// organ_tone
module organ_tone (
    input  logic        clk,
    input  logic        rst,
    input  logic [3:0]  SW,
    output logic        tone,
    output logic [15:0] lcd_freq
);
Size in the first run: roughly 51,000 sq um of cells after synthesis.
clock: 88.2 ns
lec_check: 0
cap_margin: 20
core_aspect_ratio: 0.94
core_margin: 2
core_utilization: 46
gpl_routability_driven: 1
max_routing_layer: met5
slew_margin: 20
tns_end_percent: 15
run.sh (not shown) runs the stock make flow with config.mk's settings and CLKGATE_MAP_FILE=.
The starting point completed without violations.
Change:
==> flow/config.mk (replaced) <==
export PLATFORM = sky130hd
export DESIGN_NAME = organ_tone
export DESIGN_NICKNAME = organ_tone
export VERILOG_FILES = /design/flow/design.v
export SDC_FILE = /design/flow/constraint.sdc
export NUM_CORES = 4
export LEC_CHECK = 0
export ABC_AREA = 1
export CAP_MARGIN = 20
export CORE_MARGIN = 2
export CORE_UTILIZATION = 69
export SLEW_MARGIN = 20
==> flow/constraint.sdc (replaced) <==
create_clock -name core_clock -period 153.0 [get_ports {clk}]
set_input_delay 30.6000 -clock core_clock [delete_from_list [all_inputs] [get_ports {clk}]]
set_output_delay 30.6000 -clock core_clock [all_outputs]
set_load 0.01 [all_outputs]
=>
- routed wire length fell by 8.4%
- die size decreases by 29%
- utilization rises by 20 points
- flip-flop count does not change
- worst hold slack gets better by 0.0084 ns
- cell area fell by 0.99%
Change:
--- a/flow/config.mk
+++ b/flow/config.mk
@@ -6,7 +6,8 @@
 export NUM_CORES = 4
 export LEC_CHECK = 0
-export ABC_AREA = 1
 export CAP_MARGIN = 20
 export CORE_MARGIN = 2
-export CORE_UTILIZATION = 69
+export CORE_UTILIZATION = 26
+export CTS_CLUSTER_SIZE = 36
+export GPL_TIMING_DRIVEN = 1
 export SLEW_MARGIN = 20
==> flow/constraint.sdc (replaced) <==
create_clock -name core_clock -period 100.0 [get_ports {clk}]
set_input_delay 20.0000 -clock core_clock [delete_from_list [all_inputs] [get_ports {clk}]]
set_output_delay 20.0000 -clock core_clock [all_outputs]
set_load 0.01 [all_outputs]
Design area shrinks by 0.37%.
Non-clock buffer count grows by 66.
Synthesized cell count shrinks by 24%.
Final cell count shrinks by 7.7%.
Routed wire length grows by 6.9%.
Count of clock-buffer cells in the layout grows by 1.
Core utilization shrinks by 42 points.
Via count shrinks by 10%.
Setup slack loses 53 ns.
Change:
==> flow/config.mk (replaced) <==
export PLATFORM = sky130hd
export DESIGN_NAME = organ_tone
export DESIGN_NICKNAME = organ_tone
export VERILOG_FILES = /design/flow/design.v
export SDC_FILE = /design/flow/constraint.sdc
export NUM_CORES = 4
export LEC_CHECK = 0
export ABC_AREA = 1
export CAP_MARGIN = 40
export CORE_ASPECT_RATIO = 1.6
export CORE_MARGIN = 4
export CORE_UTILIZATION = 32
export GPL_ROUTABILITY_DRIVEN = 1
export MIN_ROUTING_LAYER = met1
export SETUP_SLACK_MARGIN = 5.0
export SLEW_MARGIN = 35
export TNS_END_PERCENT = 20
Wire length goes up by 11%.
Non-clock buffer count goes down by 38.
Die area goes down by 12%.
Utilization goes up by 5.7 points.
Cell count goes up by 20%.
Synthesized area goes up by 5.6%.
Clock skew barely changes.
Via count goes up by 9.2%.

* * *

organ_tone again, from the RTL that the note above started with.
// organ_tone
module organ_tone (
    input  logic        clk,
    input  logic        rst,
    input  logic [3:0]  SW,
    output logic        tone,
    output logic [15:0] lcd_freq
);
export LEC_CHECK = 0
export ABC_AREA = 1
export CAP_MARGIN = 20
export CORE_ASPECT_RATIO = 1.03
export CORE_MARGIN = 2
export CORE_UTILIZATION = 71
export CTS_CLUSTER_SIZE = 34
export GPL_ROUTABILITY_DRIVEN = 1
export MAX_ROUTING_LAYER = met5
export PLACE_DENSITY_LB_ADDON = 0.21
export SETUP_SLACK_MARGIN = -2.0
export SLEW_MARGIN = 20
export TNS_END_PERCENT = 5
create_clock -name core_clock -period 58.9 [get_ports {clk}]
The first run ended with an error in global routing, error GRT-0116.
Edit:
- CORE_ASPECT_RATIO: 1.03 -> unset
- CORE_UTILIZATION: 71 -> 72
- CTS_CLUSTER_SIZE: 34 -> unset
- GPL_ROUTABILITY_DRIVEN: 1 -> unset
- MAX_ROUTING_LAYER: met5 -> unset
- PLACE_DENSITY: unset -> 0.38
- PLACE_DENSITY_LB_ADDON: 0.21 -> unset
- SETUP_SLACK_MARGIN: -2.0 -> unset
- TNS_END_PERCENT: 5 -> unset
- clock period: 58.9 -> 139.0 ns (I/O delays scaled with it)
Effect: Now the flow produced a clean layout; synthesized cell count does not change; die area came out lower by about 1.4%; synthesized area is unchanged.
Edit:
- ABC_AREA: 1 -> unset
- CORE_UTILIZATION: 72 -> 56
- PLACE_DENSITY: 0.38 -> unset
- clock period: 139.0 -> 70.7 ns (I/O delays scaled with it)
This time the run produced a layout that fails on setup timing.
First-iteration DRC count came out higher by about 7%.
Worst setup slack got worse by 51000 ps.
Cell area came out higher by about 30%.
Wire length came out higher by about 22%.
Core utilization came out higher by 5.8 points.
Non-clock buffer count came out higher by 2132.
Sequential cell count stays the same.
Worst hold slack improved by 67 ps.
Area after synthesis came out lower by about 5%.
Via count came out higher by 7.0%.
Edit:
- ABC_AREA: unset -> 1
- CORE_UTILIZATION: 56 -> 72
- CTS_CLUSTER_SIZE: unset -> 96
- clock period: 70.7 -> 139.0 ns (I/O delays scaled with it)
Now the flow finished with timing, DRC and antenna clean.
Setup slack improves by 51000 ps.
Sequential cell count is unchanged.
Design area decreases by 24%.

* * *

Starting RTL as in the previous note.
make LEC_CHECK=0 ABC_AREA=0 CAP_MARGIN=40 CORE_MARGIN=2 CORE_UTILIZATION=71 SLEW_MARGIN=20 finish   # period 70.5 ns
The starting point failed in clock tree synthesis.
==> next run, changes <==
Settings changed: ABC_AREA 0 to default, CAP_MARGIN 40 to 20, CORE_UTILIZATION 71 to 40.
Clock period 70.5 ns to 97.1 ns, I/O delays scaled along.
The new run ran to the end with no violations; die area is higher by 76%; synthesized area stays the same; synthesized cell count is unchanged.
==> next run, changes <==
Settings changed: CORE_UTILIZATION 40 to 42.
Result: Routed wire length climbs by 0.70%; setup slack is better by 46 ps; cell count shrinks by 0.38%; core utilization is higher by 2.1 points; final area is about the same; maximum frequency stays flat.
==> next run, changes <==
Settings changed: ABC_AREA from default to 1, CORE_UTILIZATION 42 to 58, CTS_CLUSTER_DIAMETER from default to 362.
Clock period 97.1 ns to 57.6 ns, I/O delays scaled along.
Result: This time the run failed in global routing. Die size shrinks by 23%. Synthesized cell count grows by 32%. Synthesized area grows by 5.6%.
==> next run, changes <==
Settings changed: CORE_UTILIZATION 58 to 72, CTS_CLUSTER_DIAMETER 362 to default, CTS_CLUSTER_SIZE from default to 10.
Clock period 57.6 ns to 139.0 ns, I/O delays scaled along.
The new run completed with no timing, DRC or antenna violations.
Synthesized area is unchanged.
Die size is lower by 19%.
Synthesized cell count does not change.
==> next run, changes <==
Settings changed: ABC_AREA 1 to default, CORE_UTILIZATION 72 to 63, CTS_CLUSTER_DIAMETER from default to 232, CTS_CLUSTER_SIZE 10 to default.
Clock period 139.0 ns to 54.0 ns, I/O delays scaled along.
Effect: The changed run stopped in clock tree synthesis. Area after synthesis falls by a few percent. Die size rises by a little under a tenth. Synthesized cell count falls by a quarter to a third.

* * *

## xenon
The RTL this note starts from:
==> flow/design.v <==
`default_nettype none
module organ_tone (
    input  logic        clk,
    input  logic        rst,
    input  logic [3:0]  SW,
    output logic        tone,
    output logic [15:0] lcd_freq
);
logic newclock;  
logic reset;  
logic [31:0]d;  
logic [31:0]desiredfreq;  
logic [23:0] LcdDisplay;  
logic [31:0] ScopeInfoB;  
getdesiredfreq getfreq (.clk(clk), .SW(SW[3:1]),.desiredfreq(desiredfreq),
.LcdDisplay(LcdDisplay),.LcdinfoDisplay(lcd_freq),.ScopeInfoB(ScopeInfoB));
counter counter1(.clk(clk), .reset(reset | rst), .Q(d));
clockdiv clockdiv1(.d(d),.desiredfreq(desiredfreq),.clk(clk),.rst(rst),.reset(reset),.newclock(newclock));
mux2 mux (.a(newclock), .b(1'b0),.sel(SW[0]),.out(tone));
endmodule
module counter(input logic clk, input logic reset, output logic [31:0] Q);
always_ff @ (posedge (clk))
begin 
	if (reset)
		begin
		Q<=32'b1;
		end
	else
		Q<=Q+32'b1;
end
endmodule
module clockdiv (input logic [31:0] d,input logic [31:0] desiredfreq,input logic clk, input logic rst, output logic reset, output logic newclock);
always_ff @ (posedge (clk))
begin
	if (rst)
		begin
		newclock<=1'b0;
		reset<=1'b0;
		end
	else if (d==((32'd25000000/(desiredfreq))-32'd1))
		begin
		newclock<=1'b1;
		end
	else if (d>=((32'd50000000/(desiredfreq))-32'b1))
		begin
		newclock<=1'b0;
		reset<=1'b1;
		end
	else
		begin
		newclock<= newclock;
		reset<=1'b0;
		end
end
endmodule
module getdesiredfreq (
input logic clk, 
input logic [2:0] SW,
output logic [31:0] desiredfreq, 
output logic [23:0] LcdDisplay,
output logic [15:0] LcdinfoDisplay,
output logic [31:0] ScopeInfoB);
parameter character_0 =8'h30;
parameter character_1 =8'h31;
parameter character_2 =8'h32;
parameter character_3 =8'h33;
parameter character_4 =8'h34;
parameter character_5 =8'h35;
parameter character_6 =8'h36;
parameter character_7 =8'h37;
parameter character_8 =8'h38;
parameter character_9 =8'h39;
parameter character_A =8'h41;
parameter character_B =8'h42;
parameter character_C =8'h43;
parameter character_D =8'h44;
parameter character_E =8'h45;
parameter character_F =8'h46;
parameter character_G =8'h47;
parameter character_H =8'h48;
parameter character_I =8'h49;
parameter character_J =8'h4A;
parameter character_K =8'h4B;
parameter character_L =8'h4C;
parameter character_M =8'h4D;
parameter character_N =8'h4E;
parameter character_O =8'h4F;
parameter character_P =8'h50;
parameter character_Q =8'h51;
parameter character_R =8'h52;
parameter character_S =8'h53;
parameter character_T =8'h54;
parameter character_U =8'h55;
parameter character_V =8'h56;
parameter character_W =8'h57;
parameter character_X =8'h58;
parameter character_Y =8'h59;
parameter character_Z =8'h5A;
parameter character_lowercase_a= 8'h61;
parameter character_lowercase_b= 8'h62;
parameter character_lowercase_c= 8'h63;
parameter character_lowercase_d= 8'h64;
parameter character_lowercase_e= 8'h65;
parameter character_lowercase_f= 8'h66;
parameter character_lowercase_g= 8'h67;
parameter character_lowercase_h= 8'h68;
parameter character_lowercase_i= 8'h69;
parameter character_lowercase_j= 8'h6A;
parameter character_lowercase_k= 8'h6B;
parameter character_lowercase_l= 8'h6C;
parameter character_lowercase_m= 8'h6D;
parameter character_lowercase_n= 8'h6E;
parameter character_lowercase_o= 8'h6F;
parameter character_lowercase_p= 8'h70;
parameter character_lowercase_q= 8'h71;
parameter character_lowercase_r= 8'h72;
parameter character_lowercase_s= 8'h73;
parameter character_lowercase_t= 8'h74;
parameter character_lowercase_u= 8'h75;
parameter character_lowercase_v= 8'h76;
parameter character_lowercase_w= 8'h77;
parameter character_lowercase_x= 8'h78;
parameter character_lowercase_y= 8'h79;
parameter character_lowercase_z= 8'h7A;
parameter character_colon = 8'h3A;           
parameter character_stop = 8'h2E;            
parameter character_semi_colon = 8'h3B;    
parameter character_minus = 8'h2D;          
parameter character_divide = 8'h2F;          
parameter character_plus = 8'h2B;           
parameter character_comma = 8'h2C;           
parameter character_less_than = 8'h3C;     
parameter character_greater_than = 8'h3E;  
parameter character_equals = 8'h3D;          
parameter character_question = 8'h3F;       
parameter character_dollar = 8'h24;          
parameter character_space=8'h20;            
parameter character_exclaim=8'h21;           
always_comb
	case(SW[2:0])
	3'b000: 
		begin
		desiredfreq=32'd523; 
		LcdDisplay={character_D,character_O,character_space}; 
		LcdinfoDisplay=16'h0523;
		ScopeInfoB={character_S,character_0,character_0,character_0};
		end
	3'b001: 
		begin 
		desiredfreq=32'd587; 
		LcdDisplay={character_R,character_E,character_space}; 
		LcdinfoDisplay=16'h0587;
		ScopeInfoB={character_S,character_0,character_0,character_1};
		end
	3'b010: 
		begin 
		desiredfreq=32'd659; 
		LcdDisplay={character_M, character_E,character_space}; 
		LcdinfoDisplay=16'h0659;
		ScopeInfoB={character_S,character_0,character_1,character_0};
		end
	3'b011: 
		begin 
		desiredfreq=32'd698; 
		LcdDisplay={character_F, character_A,character_space}; 
		LcdinfoDisplay=16'h0698;
		ScopeInfoB={character_S,character_0,character_1,character_1};
		end
	3'b100: 
		begin 
		desiredfreq=32'd783; 
		LcdDisplay={character_S, character_O,character_space}; 
		LcdinfoDisplay=16'h0783;
		ScopeInfoB={character_S,character_1,character_0,character_0};
		end
	3'b101: 
		begin 
		desiredfreq=32'd880; 
		LcdDisplay={character_L, character_A,character_space}; 
		LcdinfoDisplay=16'h0880;
		ScopeInfoB={character_S,character_1,character_0,character_1};
		end
	3'b110: 
		begin 
		desiredfreq=32'd987; 
		LcdDisplay={character_T, character_I,character_space};
		LcdinfoDisplay=16'h0987;
		ScopeInfoB={character_S,character_1,character_1,character_0};
		end
	3'b111: 
		begin 
		desiredfreq=32'd1046; 
		LcdDisplay={character_D, character_O, character_2};
		LcdinfoDisplay=16'h1046;
		ScopeInfoB={character_S,character_1,character_1,character_1};
		end
	default:
		begin 
		desiredfreq=32'd1000; 
		LcdDisplay={character_N, character_O,character_space};		
		LcdinfoDisplay=16'h1000;
		ScopeInfoB={character_S,character_lowercase_z,character_lowercase_z,character_lowercase_z};
		end 
	endcase
endmodule
module mux2 (input logic a, input logic b, input logic sel, output logic out);
assign out=sel?a:b;
endmodule
Settings: LEC_CHECK=0, ABC_AREA=1, CAP_MARGIN=0, CORE_ASPECT_RATIO=1.53, CORE_MARGIN=2, CORE_UTILIZATION=72, CTS_CLUSTER_DIAMETER=255, CTS_CLUSTER_SIZE=96, PLACE_DENSITY=0.36, SETUP_SLACK_MARGIN=-2.0, SLEW_MARGIN=20, TNS_END_PERCENT=5; clock period 54.0 ns.
xenon | ERROR | detailed placement
The following lists how ember was set up differently from xenon:
# xenon
export LEC_CHECK = 0
export ABC_AREA = 1
export CAP_MARGIN = 0
export CORE_ASPECT_RATIO = 1.53
export CORE_MARGIN = 2
export CORE_UTILIZATION = 72
export CTS_CLUSTER_DIAMETER = 255
export CTS_CLUSTER_SIZE = 96
export PLACE_DENSITY = 0.36
export SETUP_SLACK_MARGIN = -2.0
export SLEW_MARGIN = 20
export TNS_END_PERCENT = 5
create_clock -name core_clock -period 54.0 [get_ports {clk}]
# ember
export LEC_CHECK = 0
export CAP_MARGIN = 20
export CORE_MARGIN = 2
export CORE_UTILIZATION = 56
export SLEW_MARGIN = 20
create_clock -name core_clock -period 54.0 [get_ports {clk}]
Notes after the runs:
Of xenon and ember, not a single run came through the flow clean. ember did not make it past global routing, where a tool error ended it. Diff xenon -> ember: synthesized instance count now sits lower; final estimated routing congestion in global placement dropped 14%; area fraction in and, or, nand and nor cells -25 points. Sort ember and xenon by mean instance size in the synthesized netlist, ascending, and xenon comes first. On synthesized area: ember sits below xenon. Summary of ember over xenon: post-synthesis sequential area ratio essentially unchanged, placeable core region moved up. Of ember and xenon, the run reporting the higher and-or/or-and share of the synthesized area was ember.
#### Input delta (zinc over ember)
# ember
export LEC_CHECK = 0
export CAP_MARGIN = 20
export CORE_MARGIN = 2
export CORE_UTILIZATION = 56
export SLEW_MARGIN = 20
create_clock -name core_clock -period 54.0 [get_ports {clk}]
# zinc
export LEC_CHECK = 0
export ABC_AREA = 1
export CAP_MARGIN = 20
export CORE_MARGIN = 2
export CORE_UTILIZATION = 71
export SLEW_MARGIN = 20
create_clock -name core_clock -period 70.5 [get_ports {clk}]
==> comparison <==
Every stage of the flow completed for zinc, and the final layout passed the timing, design-rule and antenna checks.
Taking ember as the reference, in zinc horizontal die dimension -8.6%, effective utilization at floorplan +15 points, proportion of register bits with asynchronous set or reset after synthesis was more or less identical.
Comparing zinc against ember, there is no change at all in number of hold buffers added after cts.
NOTE synthesized area ember->zinc increased by a few percent
Lower HPWL after detailed placement was reported by zinc, not ember.
What maple does differently from zinc at the input level:
# zinc
export LEC_CHECK = 0
export ABC_AREA = 1
export CAP_MARGIN = 20
export CORE_MARGIN = 2
export CORE_UTILIZATION = 71
export SLEW_MARGIN = 20
create_clock -name core_clock -period 70.5 [get_ports {clk}]
# maple
export LEC_CHECK = 0
export ABC_AREA = 0
export CAP_MARGIN = 20
export CORE_MARGIN = 2
export CORE_UTILIZATION = 71
export SLEW_MARGIN = 20
export TNS_END_PERCENT = 5
create_clock -name core_clock -period 70.5 [get_ports {clk}]
Results
- The flow ran to completion for all of zinc and maple but maple, which stopped partway.
- maple: DPL-0033 in clock tree synthesis -> run aborted
- Compared with zinc, distinct cell type count of the synthesized netlist in maple increased by more than half.
- Across both runs, multiplexer area fraction after synthesis was higher for maple than for zinc.
Modified inputs, onyx compared to maple
# maple
export LEC_CHECK = 0
export ABC_AREA = 0
export CAP_MARGIN = 20
export CORE_MARGIN = 2
export CORE_UTILIZATION = 71
export SLEW_MARGIN = 20
export TNS_END_PERCENT = 5
create_clock -name core_clock -period 70.5 [get_ports {clk}]
# onyx
export LEC_CHECK = 0
export ABC_AREA = 1
export CAP_MARGIN = 20
export CORE_MARGIN = 2
export CORE_UTILIZATION = 71
export CTS_CLUSTER_DIAMETER = 219
export MAX_ROUTING_LAYER = met4
export PLACE_DENSITY = 0.63
export SLEW_MARGIN = 20
create_clock -name core_clock -period 70.5 [get_ports {clk}]
==> comparison <==
onyx ends up with lower share of the core filled by cells before placement than maple does. Compared with maple, onyx shows a lower cell area after placement. Cmp maple and onyx / adder-cell share of the synthesized area / lower: onyx. Chip width: onyx > maple. Cell area after technology mapping of onyx exceeds that of maple by a few percent. Both conditions hold for onyx: the flow ran to the end and the final layout passed the timing, design-rule and antenna checks. onyx reports its dominant non-sequential cell family after synthesis as simple AND/OR/NAND/NOR gates while maple reports AND-OR/OR-AND gates.
